==> branch umber: inputs <==
==> flow/design.v (excerpt) <==
module fmad_fp32
  (
   input         clk,
   input         reset,
   input         req,
   input [31:0]  x,
   input [31:0]  y,
   input [31:0]  z,
   output [31:0] rslt,
   output [4:0]  flag
   );
clock: 13.2 ns
lec_check: 0
abc_area: 1
cap_margin: 15
core_aspect_ratio: 0.5
core_margin: 2
core_utilization: 72
cts_cluster_diameter: 307
cts_cluster_size: 100
place_density: 0.42
setup_slack_margin: 3.88
slew_margin: 20
tns_end_percent: 10
run.sh (not shown) runs the stock make flow with config.mk's settings and CLKGATE_MAP_FILE=.
==> inputs of branch willow, as changes to branch umber <==
Settings changed: CAP_MARGIN 15 to 40, CORE_ASPECT_RATIO 0.5 to 1.34, CTS_CLUSTER_DIAMETER 307 to default, CTS_CLUSTER_SIZE 100 to 10, PLACE_DENSITY 0.42 to 0.38, SETUP_SLACK_MARGIN 3.88 to 0.59, TNS_END_PERCENT 10 to default.
==> flow/constraint.sdc (replaced) <==
create_clock -name core_clock -period 2.09 [get_ports {clk}]
set_input_delay 0.4180 -clock core_clock [delete_from_list [all_inputs] [get_ports {clk}]]
set_output_delay 0.4180 -clock core_clock [all_outputs]
set_load 0.01 [all_outputs]
==> comparison table <==
quantity	branch umber	branch willow
Yosys cell count	7702	7702
Effective utilization at floorplan	0.729	0.729
Number of flops mapped to enable cells by yosys	243	243
Yosys reg bits	340	340
Final RePlAce weighted congestion	1.21	1.27
Die outline height	194 um	315 um
Count of standard-cell rows	69	113
Core box area	0.0711 mm^2	0.0711 mm^2
Warnings, synthesis	28	28
Sequential area share after synthesis	0.178	0.178
Area of the chip	0.0743 mm^2	0.0742 mm^2
Adder-cell area share of the yosys netlist	0.172	0.172
Simple-gate area share of the yosys netlist	0.232	0.232
Die X-Extent	383 um	236 um
Aoi/oai-family share of the synthesized area	0.216	0.216
Outcome	aborted with a tool error	aborted with a tool error
Last stage reached	5_1_grt	3_5_place_dp
Cell type with the largest total area	edfxtp_1	edfxtp_1

==> try-yarrow: inputs <==
fmad_fp32 again, from the RTL that the note above started with.
Settings: LEC_CHECK=0, ABC_AREA=1, CAP_MARGIN=40, CORE_ASPECT_RATIO=1.34, CORE_MARGIN=2, CORE_UTILIZATION=72, CTS_CLUSTER_SIZE=10, PLACE_DENSITY=0.38, SETUP_SLACK_MARGIN=0.59, SLEW_MARGIN=20, TNS_END_PERCENT=5; clock period 2.09 ns.
==> inputs of try-juniper, as changes to try-yarrow <==
- ABC_AREA: 1 -> unset
- CAP_MARGIN: 40 -> 20
- CORE_ASPECT_RATIO: 1.34 -> unset
- CORE_UTILIZATION: 72 -> 40
- CTS_CLUSTER_SIZE: 10 -> unset
- PLACE_DENSITY: 0.38 -> unset
- SETUP_SLACK_MARGIN: 0.59 -> unset
- TNS_END_PERCENT: 5 -> unset
==> flow/constraint.sdc (replaced) <==
create_clock -name core_clock -period 17.5 [get_ports {clk}]
set_input_delay 3.5000 -clock core_clock [delete_from_list [all_inputs] [get_ports {clk}]]
set_output_delay 3.5000 -clock core_clock [all_outputs]
set_load 0.01 [all_outputs]
==> inputs of try-quartz, as changes to try-yarrow <==
- CAP_MARGIN: 40 -> 0
- CORE_ASPECT_RATIO: 1.34 -> 0.63
- CORE_UTILIZATION: 72 -> 59
- CTS_CLUSTER_DIAMETER: unset -> 261
- CTS_CLUSTER_SIZE: 10 -> unset
- MAX_ROUTING_LAYER: unset -> met4
- PLACE_DENSITY: 0.38 -> unset
- PLACE_DENSITY_LB_ADDON: unset -> 0.19
- SETUP_SLACK_MARGIN: 0.59 -> unset
- SLEW_MARGIN: 20 -> 30
==> flow/constraint.sdc (replaced) <==
create_clock -name core_clock -period 11.6 [get_ports {clk}]
set_input_delay 2.3200 -clock core_clock [delete_from_list [all_inputs] [get_ports {clk}]]
set_output_delay 2.3200 -clock core_clock [all_outputs]
set_load 0.01 [all_outputs]
==> inputs of try-umber, as changes to try-yarrow <==
- CAP_MARGIN: 40 -> 15
- CORE_ASPECT_RATIO: 1.34 -> 0.9
- CTS_CLUSTER_DIAMETER: unset -> 201
- CTS_CLUSTER_SIZE: 10 -> 72
- PLACE_DENSITY: 0.38 -> unset
- SETUP_SLACK_MARGIN: 0.59 -> 2.84
- TNS_END_PERCENT: 5 -> unset
==> flow/constraint.sdc (replaced) <==
create_clock -name core_clock -period 10.7 [get_ports {clk}]
set_input_delay 2.1400 -clock core_clock [delete_from_list [all_inputs] [get_ports {clk}]]
set_output_delay 2.1400 -clock core_clock [all_outputs]
set_load 0.01 [all_outputs]
==> run_results.csv <==
group,metric,value,unit
synth,top_area_cell_share,14.08,%
run_status,error,"[ERROR DPL-0038] Utilization greater than 100%, impossible to legalize",
run_status,flow.stopped_at,"4_1_cts",
synth,synth_xor_xnor_area_share,7.824,%
placement,dp_slack,-10.49,ns
placement,gp_congestion,1.305,
synth,mux_share,0.7339,%
synth,post_synth_fa_ha_maj_area_fraction,17.16,%
run_status,outcome,"aborted with a tool error",
synth,synthDistinctLibCells,68,
(the above is from try-yarrow)
==> run_results.csv <==
group,metric,value,unit
run_status,outcome,"no timing/DRC/antenna violations",
final_timing,finalCriticalPeriod,16.58,ns
synth,top_area_cell_share,13.96,%
job,drv_cap,0,
final_timing,clock-skew-final,0.03764,ns
synth,post_synth_fa_ha_maj_area_fraction,17.01,%
synth,synthTopCellsByCount,"690 x nand2_1, 525 x nor2_1, 486 x xnor2_1, 434 x a21oi_1, 411 x clkbuf_1",
synth,synthDistinctLibCells,111,
final_timing,post-route-period-util,94.73,%
worst_setup_path,critical_path.n_buffers_inverters,3,
synth,netlist_instances,6528,
synth,mux_share,7.542,%
placement,dp_slack,0.4238,ns
floorplanning,chipWidth,365.6,um
synth,synth_xor_xnor_area_share,13.00,%
route,wl_met3,14.79,mm
(the above is from try-juniper)
==> run_results.csv <==
group,metric,value,unit
placement,dp_slack,-2.156,ns
synth,enable_flop_cells,243,
clocking,cts-hold-fix-buffers,0,
synth,synth_nets,8371,
clocking,numClockSinks,340,
run_status,flow.stopped_at,"5_1_grt",
synth,mux_share,0.7339,%
synth,post_synth_fa_ha_maj_area_fraction,17.16,%
synth,top_area_cell_share,14.08,%
run_status,error,"[ERROR GRT-0116] Global routing finished with congestion. Check the congestion regions in the DRC Viewer.",
floorplanning,rows,93,
synth,synthDistinctLibCells,68,
run_status,outcome,"aborted with a tool error",
(the above is from try-umber)
==> run_results.csv <==
group,metric,value,unit
final_timing,layout_setup_ws,-0.6202,ns
placement,dp_slack,-1.264,ns
synth,synth_xor_xnor_area_share,7.824,%
run_status,layout.failed_checks,"setup timing",
synth,mux_share,0.7339,%
run_status,outcome,"failed layout checks",
synth,synth-main-ff-cell,"edfxtp_1",
synth,post_synth_fa_ha_maj_area_fraction,17.16,%
placement,gp_congestion,1.146,
synth,synthDistinctLibCells,68,
cells_and_area,nNetsFinal,9111,
final_timing,setup-violations-final,34,
(the above is from try-quartz)
